build 46:
// system
module system (clk, rst, ROM_IF_Q, ROM_W_Q, RAM_Q, ROM_IF_A, ROM_W_A,
  ROM_IF_OE, ROM_W_OE, RAM_A, RAM_WE, RAM_OE, RAM_D, done);
Settings: LEC_CHECK=0, CAP_MARGIN=20, CELL_PAD_IN_SITES_GLOBAL_PLACEMENT=1, CORE_MARGIN=9, CORE_UTILIZATION=40, GPL_ROUTABILITY_DRIVEN=1, GPL_TIMING_DRIVEN=0, PLACE_DENSITY_LB_ADDON=0.11, SLEW_MARGIN=40, TNS_END_PERCENT=35; clock period 17.0 ns.
run.sh (not shown) runs the stock make flow with config.mk's settings and CLKGATE_MAP_FILE=.
Build 46: flow complete, layout not clean; failing: setup timing
[inputs] build 44 vs build 46
- an added SETUP_SLACK_MARGIN of 3.7
- a deleted CELL_PAD_IN_SITES_GLOBAL_PLACEMENT that had been 1
- a deleted PLACE_DENSITY_LB_ADDON that had been 0.11
- a deleted GPL_ROUTABILITY_DRIVEN that had been 1
- a change of SLEW_MARGIN from 40 to 20
- an added PLACE_DENSITY of 0.35
- an added ABC_AREA of 0
- a deleted GPL_TIMING_DRIVEN that had been 0
- a deleted TNS_END_PERCENT that had been 35
- a change of CORE_UTILIZATION from 40 to 72
- a change of CORE_MARGIN from 9 to 2
- a change of the clock period (ns, I/O delays scaled along) from 17.0 to 13.9
Results
Every stage of build 44 finished as expected; the final checks, on the other hand, flagged setup timing, which means the layout fails. | share of the clock period used by the worst path after layout | higher: build 44 |. What build 44 reported for die size has to be multiplied by 1.9 to get the figure for build 46. Sort build 44 and build 46 by met1 layer usage reported by global route, ascending, and build 46 comes first. Build 46 has a lower depth of the critical timing path with buffers and inverters included than build 44. Build 44 vs. build 46: pin count of the biggest net entering global routing went up by 74%. [compare] base=build 46 new=build 44: required time reported for the critical path endpoint decreased 2.48 ns, sequential share of power fell by 2.2 points, fraction of standard cell area in multi-input logic down 2.9 points, register-to-register setup slack went down by 3.10 ns. Compare build 44 and build 46 | detailed-route vias per instance lower: build 46. Build 46 has a lower worst hold-check slack than build 44.
[inputs] build 56 vs build 44
- ABC_AREA: 0 -> 1
- CORE_UTILIZATION: 72 -> 69
- PLACE_DENSITY: 0.35 -> unset
- SETUP_SLACK_MARGIN: 3.7 -> unset
- the clock period (ns, I/O delays scaled along): 13.9 -> 7.72
==> comparison <==
FAIL build 56 @ 5_1_grt: tool exited with error. Build 44 -> build 56: number of cells in the yosys synthesis report increased by more than 10%. Going from build 44 to build 56, chip area line of the yosys report grew slightly. Summary — number of different library cells in the post-synthesis netlist, build 56 relative to build 44: lower, by about 30%.
--- input diff build 56..build 34 ---
- swapping 69 for 40 in CORE_UTILIZATION
- clearing ABC_AREA, which used to be 1
- putting MAX_ROUTING_LAYER at met4 where nothing was set
- swapping 7.72 for 12.0 in the clock period (ns, I/O delays scaled along)
## What came out
Build 56 fits on a die that is smaller than the die of build 34. As far as number of H-tree levels goes, build 34 and build 56 are indistinguishable; the numbers are identical. The flow completed for build 34, but it is not clean: the layout still shows setup timing. The log for build 56 ends in 5_1_grt with error GRT-0116, so the run never completed. In build 34 the area share of and/or/nand/nor cells after synthesis turned out 0.89 points higher than in build 56. Pre-CTS setup slack sits higher in build 34 than in build 56. From build 56 to build 34 the numbers moved as follows: number of buffers added for setup after CTS rose by about 20%, number of CTS-inserted buffers rose by 3.8%. Synthesis area per yosys, build 34 vs build 56: down slightly.

Starting RTL as in the previous note.
clock: 13.5 ns
lec_check: 0
cap_margin: 20
core_margin: 2
core_utilization: 72
cts_cluster_diameter: 181
place_density_lb_addon: 0.01
slew_margin: 20
tns_end_percent: 5
The baseline ran to the end with violations: setup timing.
==> next run, changes <==
CORE_UTILIZATION = 24   (was 72)
CTS_CLUSTER_DIAMETER = not set   (was 181)
PLACE_DENSITY_LB_ADDON = not set   (was 0.01)
TNS_END_PERCENT = not set   (was 5)
clock period = 21.4 ns   (was 13.5 ns; I/O delays follow)
=> With this change the flow went through all stages and came out clean; register-to-register slack gets better by 8.0 ns; total power decreases by well over a third; cell area came out lower by a few percent; routed wire length goes down by a little under a tenth; utilization is lower by 56 points; sequential power came out lower by well over a third; worst hold slack is worse by 0.084 ns; setup slack gets better by 5.3 ns; non-clock buffer count goes down by 1391; global-route usage falls by 31 points; flip-flop count is unchanged.
==> next run, changes <==
CORE_UTILIZATION = 67   (was 24)
clock period = 17.9 ns   (was 21.4 ns; I/O delays follow)
Outcome: The new run finished with setup timing left; cell area goes up by a few percent; total power goes up by a quarter to a third; routed wire length rose slightly.
==> next run, changes <==
ABC_AREA = 1   (was not set)
CORE_UTILIZATION = 68   (was 67)
clock period = 7.72 ns   (was 17.9 ns; I/O delays follow)
Result: This time the run died in 5_1_grt. Area after synthesis is higher slightly. Die area is higher slightly. Synthesized cell count is higher by about a fifth.

Setup of run 1:
Starting RTL as in the previous note.
==> flow/design.v (excerpt) <==
module system (clk, rst, ROM_IF_Q, ROM_W_Q, RAM_Q, ROM_IF_A, ROM_W_A,
  ROM_IF_OE, ROM_W_OE, RAM_A, RAM_WE, RAM_OE, RAM_D, done);
clock: 7.72 ns
lec_check: 0
cap_margin: 20
core_margin: 2
core_utilization: 68
place_density: 0.36
slew_margin: 20
In run 1 the implementation completed, yet the final layout does not meet the checks, the culprit being negative setup slack.
Input-level comparison between run 2 and run 1:
- CTS_CLUSTER_DIAMETER newly set to 59
- CORE_UTILIZATION changed from 68 to 72
- PLACE_DENSITY removed (was 0.36)
- the clock period (ns, I/O delays scaled along) changed from 7.72 to 13.9
--- outcome ---
[run 2] flow finished | final checks: failed | reasons: negative setup slack. Run 2 against run 1; number of antenna cells inserted is down by more than half. In the metrics for run 1 and run 2, the one carrying the higher global placement routability congestion is run 1. Compared with run 1, run 2 shows total of plain and repair buffers excluding clock buffers lower by about 20%. Re count of endpoints failing setup in the final report: no difference whatsoever between run 2 and run 1.
Inputs modified between run 2 and run 3:
- SETUP_SLACK_MARGIN newly set to -0.94
- CAP_MARGIN changed from 20 to 40
## What came out
- Run 2 had finished all stages when the layout checks came back failing, citing negative setup slack.
- Final checks on run 3, whose flow otherwise completed, came back failing, citing negative setup slack.
- Cmp run 3 and run 2 / sequential group share of total power / higher: run 3
- Net switching fraction of the power delta (run 3 -> run 2): insignificant
- Compared with run 2, run 3 shows clock skew lower by 3.5 ps.

system again, from the RTL that the note above started with.
Design system, start of the top module:
module system (clk, rst, ROM_IF_Q, ROM_W_Q, RAM_Q, ROM_IF_A, ROM_W_A,
  ROM_IF_OE, ROM_W_OE, RAM_A, RAM_WE, RAM_OE, RAM_D, done);
export LEC_CHECK = 0
export CAP_MARGIN = 20
export CORE_MARGIN = 2
export CORE_UTILIZATION = 72
export CTS_CLUSTER_DIAMETER = 59
export PLACE_DENSITY_LB_ADDON = 0.05
export SETUP_SLACK_MARGIN = 4.12
export SLEW_MARGIN = 20
export TNS_END_PERCENT = 5
create_clock -name core_clock -period 13.9 [get_ports {clk}]
The baseline ran to the end with violations: setup timing.
Change:
--- a/flow/config.mk
+++ b/flow/config.mk
@@ -9,7 +9,3 @@
 export CORE_MARGIN = 2
-export CORE_UTILIZATION = 72
-export CTS_CLUSTER_DIAMETER = 59
-export PLACE_DENSITY_LB_ADDON = 0.05
-export SETUP_SLACK_MARGIN = 4.12
+export CORE_UTILIZATION = 29
 export SLEW_MARGIN = 20
-export TNS_END_PERCENT = 5
==> flow/constraint.sdc (replaced) <==
create_clock -name core_clock -period 33.4 [get_ports {clk}]
set_input_delay 6.6800 -clock core_clock [delete_from_list [all_inputs] [get_ports {clk}]]
set_output_delay 6.6800 -clock core_clock [all_outputs]
set_load 0.01 [all_outputs]
After rerunning:
- This time the run went through all stages and came out clean
- clock power is lower by 72%
- worst hold slack gets worse by 0.040 ns
- global-route usage fell by 32 points
- synthesized cell count does not change
- final cell count increases by 10%
Change:
--- a/flow/config.mk
+++ b/flow/config.mk
@@ -7,5 +7,8 @@
 export LEC_CHECK = 0
+export ABC_AREA = 1
 export CAP_MARGIN = 20
 export CORE_MARGIN = 2
-export CORE_UTILIZATION = 29
+export CORE_UTILIZATION = 68
+export PLACE_DENSITY = 0.36
+export SETUP_SLACK_MARGIN = 1.82
 export SLEW_MARGIN = 20
==> flow/constraint.sdc (replaced) <==
create_clock -name core_clock -period 7.72 [get_ports {clk}]
set_input_delay 1.5440 -clock core_clock [delete_from_list [all_inputs] [get_ports {clk}]]
set_output_delay 1.5440 -clock core_clock [all_outputs]
set_load 0.01 [all_outputs]
This time the run never finished: it broke off in 5_1_grt.
Die size is lower by well over a third.
Synthesized cell count is higher by about a fifth.
Area after synthesis is higher slightly.
Change:
--- a/flow/config.mk
+++ b/flow/config.mk
@@ -10,5 +10,5 @@
 export CORE_MARGIN = 2
-export CORE_UTILIZATION = 68
-export PLACE_DENSITY = 0.36
-export SETUP_SLACK_MARGIN = 1.82
+export CORE_UTILIZATION = 72
+export PLACE_DENSITY_LB_ADDON = 0.18
+export SETUP_SLACK_MARGIN = 3.05
 export SLEW_MARGIN = 20
==> flow/constraint.sdc (replaced) <==
create_clock -name core_clock -period 12.5 [get_ports {clk}]
set_input_delay 2.5000 -clock core_clock [delete_from_list [all_inputs] [get_ports {clk}]]
set_output_delay 2.5000 -clock core_clock [all_outputs]
set_load 0.01 [all_outputs]
Effect: The new run did not get past 5_1_grt; area after synthesis does not change; die area drops by 5.5%; synthesized cell count does not change.

Starting RTL as in the previous note.
Design system, start of the top module:
module system (clk, rst, ROM_IF_Q, ROM_W_Q, RAM_Q, ROM_IF_A, ROM_W_A,
  ROM_IF_OE, ROM_W_OE, RAM_A, RAM_WE, RAM_OE, RAM_D, done);
  input         clk;
  input         rst;
  input  [15:0] ROM_IF_Q, ROM_W_Q;
  input  [15:0] RAM_Q;
  output [19:0] ROM_IF_A, ROM_W_A;
  output		ROM_IF_OE, ROM_W_OE;
  output [19:0] RAM_A;
  output        RAM_WE;
  output        RAM_OE;
  output [15:0] RAM_D;
  output        done;
  wire [2:0]  sel_if, sel_w;
  wire 		  clear;
  wire [33:0]	out0, out1, out2;
  conv conv1 (
  .clk(clk), .rst(rst), .clear(clear), .w_w(sel_w[0]), .w_in(ROM_W_Q), .if_w(sel_if[0]), .if_in(ROM_IF_Q), .out(out0));
  conv conv2 (
  .clk(clk), .rst(rst), .clear(clear), .w_w(sel_w[1]), .w_in(ROM_W_Q), .if_w(sel_if[1]), .if_in(ROM_IF_Q), .out(out1));
  conv conv3 (
  .clk(clk), .rst(rst), .clear(clear), .w_w(sel_w[2]), .w_in(ROM_W_Q), .if_w(sel_if[2]), .if_in(ROM_IF_Q), .out(out2));
  sat_adder a1 (
  .in0(out0), .in1(out1), .in2(out2), .sum(RAM_D));
  Controller c1(
  .clk(clk), .rst(rst), .ROM_IF_A(ROM_IF_A), .ROM_W_A(ROM_W_A), .ROM_IF_OE(ROM_IF_OE),
  .ROM_W_OE(ROM_W_OE), .RAM_A(RAM_A), .RAM_WE(RAM_WE), .RAM_OE(RAM_OE), .sel_if(sel_if),
  .sel_w(sel_w), .clear(clear), .done(done));
endmodule
Settings: LEC_CHECK=0, CAP_MARGIN=25, CORE_MARGIN=2, CORE_UTILIZATION=27, CTS_CLUSTER_SIZE=97, MIN_ROUTING_LAYER=met2, PLACE_DENSITY_LB_ADDON=0.1, SETUP_SLACK_MARGIN=4.39, SLEW_MARGIN=20; clock period 27.4 ns.
Then changed:
Settings changed: CAP_MARGIN 25 to 20, CORE_UTILIZATION 27 to 40, CTS_CLUSTER_SIZE 97 to unset, MIN_ROUTING_LAYER met2 to unset, PLACE_DENSITY_LB_ADDON 0.1 to unset, SETUP_SLACK_MARGIN 4.39 to unset.
Clock period 27.4 ns to 21.4 ns, I/O delays scaled along.
Outcome:
- cell count drops by 11%
- worst setup slack loses 4600 ps
- non-clock buffer count drops by 83
- flip-flop count does not change
- cell area drops by 3.2%
Then changed:
Settings changed: ABC_AREA set to 1, CORE_UTILIZATION 40 to 72.
Clock period 21.4 ns to 13.9 ns, I/O delays scaled along.
What happened:
- With this change the flow finished but fails on negative setup slack
- die size decreases by about 43%
- non-clock buffer count rises by 1559
- wire length grows by about 24%
- synthesized area increases by 2.0%
- final area goes up by 11%
- setup slack is worse by 3400 ps
- total power came out higher by about 46%
- worst hold slack gains 19 ps
- sequential share of layout area came out lower by 0.66 points
- via count increases by about 26%
- clock skew is about the same
Then changed:
Settings changed: ABC_AREA 1 to unset, CORE_UTILIZATION 72 to 40.
Clock period 13.9 ns to 22.0 ns, I/O delays scaled along.
Effect: With this change the flow went through all stages and came out clean. Non-clock buffer count decreases by 1570. Combinational power went up to 3.2 times its value. Synthesized cell count goes down by 14%. Global-route usage drops by 26 points. Wire length drops by 20%. Final cell count went down by 9.8%.
Then changed:
Settings changed: CORE_UTILIZATION 40 to 65, CTS_CLUSTER_SIZE set to 40, MAX_ROUTING_LAYER set to met4, SETUP_SLACK_MARGIN set to 2.8.
Clock period 22.0 ns to 20.4 ns, I/O delays scaled along.
Core utilization rose by 29 points.
Synthesized area is unchanged.
Worst setup slack improved by 370 ps.
Worst hold slack gains 67 ps.
Routed wire length stays flat.
Synthesized cell count is unchanged.
Flip-flop count does not change.
Global-route usage went up by 15 points.
Clock power went up by 6.2%.
Via count increases by 4.4%.
Design area grows by 2.8%.

== the previous run ==
system again, from the RTL that the note above started with.
export LEC_CHECK = 0
export CAP_MARGIN = 20
export CELL_PAD_IN_SITES_DETAIL_PLACEMENT = 1
export CELL_PAD_IN_SITES_GLOBAL_PLACEMENT = 3
export CORE_ASPECT_RATIO = 0.51
export CORE_MARGIN = 7
export CORE_UTILIZATION = 53
export CTS_CLUSTER_SIZE = 30
export MAX_ROUTING_LAYER = met4
export MIN_ROUTING_LAYER = met1
export SLEW_MARGIN = 20
export TNS_END_PERCENT = 30
create_clock -name core_clock -period 12.0 [get_ports {clk}]
The previous run did not finish; the tool stopped in global placement without I/O (3_1_place_gp_skip_io) with error GPL-0301.
For the current run, these inputs were changed with respect to the previous run:
# the previous run
export LEC_CHECK = 0
export CAP_MARGIN = 20
export CELL_PAD_IN_SITES_DETAIL_PLACEMENT = 1
export CELL_PAD_IN_SITES_GLOBAL_PLACEMENT = 3
export CORE_ASPECT_RATIO = 0.51
export CORE_MARGIN = 7
export CORE_UTILIZATION = 53
export CTS_CLUSTER_SIZE = 30
export MAX_ROUTING_LAYER = met4
export MIN_ROUTING_LAYER = met1
export SLEW_MARGIN = 20
export TNS_END_PERCENT = 30
create_clock -name core_clock -period 12.0 [get_ports {clk}]
# the current run
export LEC_CHECK = 0
export CAP_MARGIN = 10
export CELL_PAD_IN_SITES_DETAIL_PLACEMENT = 1
export CELL_PAD_IN_SITES_GLOBAL_PLACEMENT = 2
export CORE_ASPECT_RATIO = 0.51
export CORE_MARGIN = 7
export CORE_UTILIZATION = 40
export CTS_CLUSTER_SIZE = 30
export MAX_ROUTING_LAYER = met5
export MIN_ROUTING_LAYER = met1
export SLEW_MARGIN = 20
export TNS_END_PERCENT = 25
create_clock -name core_clock -period 12.0 [get_ports {clk}]
[summary]
- [flow] the current run | stages: complete | final checks: fail | reason: setup timing
- Synthesized chip area reported by yosys: the current run vs the previous run identical
- Changes observed in the current run relative to the previous run: total of flip-flops plus latches after synthesis shows no meaningful change, height of the chip up 15%, count of library flops with an enable pin level.
- In the floorplan summary, the current run is listed with a die area greater than that of the previous run.

## P
Starting RTL as in the previous note.
export LEC_CHECK = 0
export ABC_AREA = 0
export CAP_MARGIN = 20
export CELL_PAD_IN_SITES_DETAIL_PLACEMENT = 0
export CELL_PAD_IN_SITES_GLOBAL_PLACEMENT = 2
export CORE_ASPECT_RATIO = 1.52
export CORE_MARGIN = 7
export CORE_UTILIZATION = 15
export CTS_CLUSTER_DIAMETER = 67
export CTS_CLUSTER_SIZE = 91
export GPL_ROUTABILITY_DRIVEN = 0
export MAX_ROUTING_LAYER = met5
export MIN_ROUTING_LAYER = met1
export SLEW_MARGIN = 20
export TNS_END_PERCENT = 85
create_clock -name core_clock -period 33.6 [get_ports {clk}]
#### Input delta (Q over P)
# P
export LEC_CHECK = 0
export ABC_AREA = 0
export CAP_MARGIN = 20
export CELL_PAD_IN_SITES_DETAIL_PLACEMENT = 0
export CELL_PAD_IN_SITES_GLOBAL_PLACEMENT = 2
export CORE_ASPECT_RATIO = 1.52
export CORE_MARGIN = 7
export CORE_UTILIZATION = 15
export CTS_CLUSTER_DIAMETER = 67
export CTS_CLUSTER_SIZE = 91
export GPL_ROUTABILITY_DRIVEN = 0
export MAX_ROUTING_LAYER = met5
export MIN_ROUTING_LAYER = met1
export SLEW_MARGIN = 20
export TNS_END_PERCENT = 85
create_clock -name core_clock -period 33.6 [get_ports {clk}]
# Q
export LEC_CHECK = 0
export CAP_MARGIN = 20
export CELL_PAD_IN_SITES_GLOBAL_PLACEMENT = 2
export CORE_ASPECT_RATIO = 1.85
export CORE_MARGIN = 7
export CORE_UTILIZATION = 40
export MAX_ROUTING_LAYER = met4
export SLEW_MARGIN = 20
create_clock -name core_clock -period 12.0 [get_ports {clk}]
--- outcome ---
- Every stage of Q finished as expected; the final checks, on the other hand, flagged negative setup slack, which means the layout fails.
- From P to Q the numbers moved as follows: overall power increased 190%, final standard cell area without fillers went up by 6.6%, wire length after detailed routing rose by about 6%.
- Sort Q and P by growth of design area from synthesis to finish asc -> top: P
Power figures rest on the tool's default switching activity, not on a simulated workload.
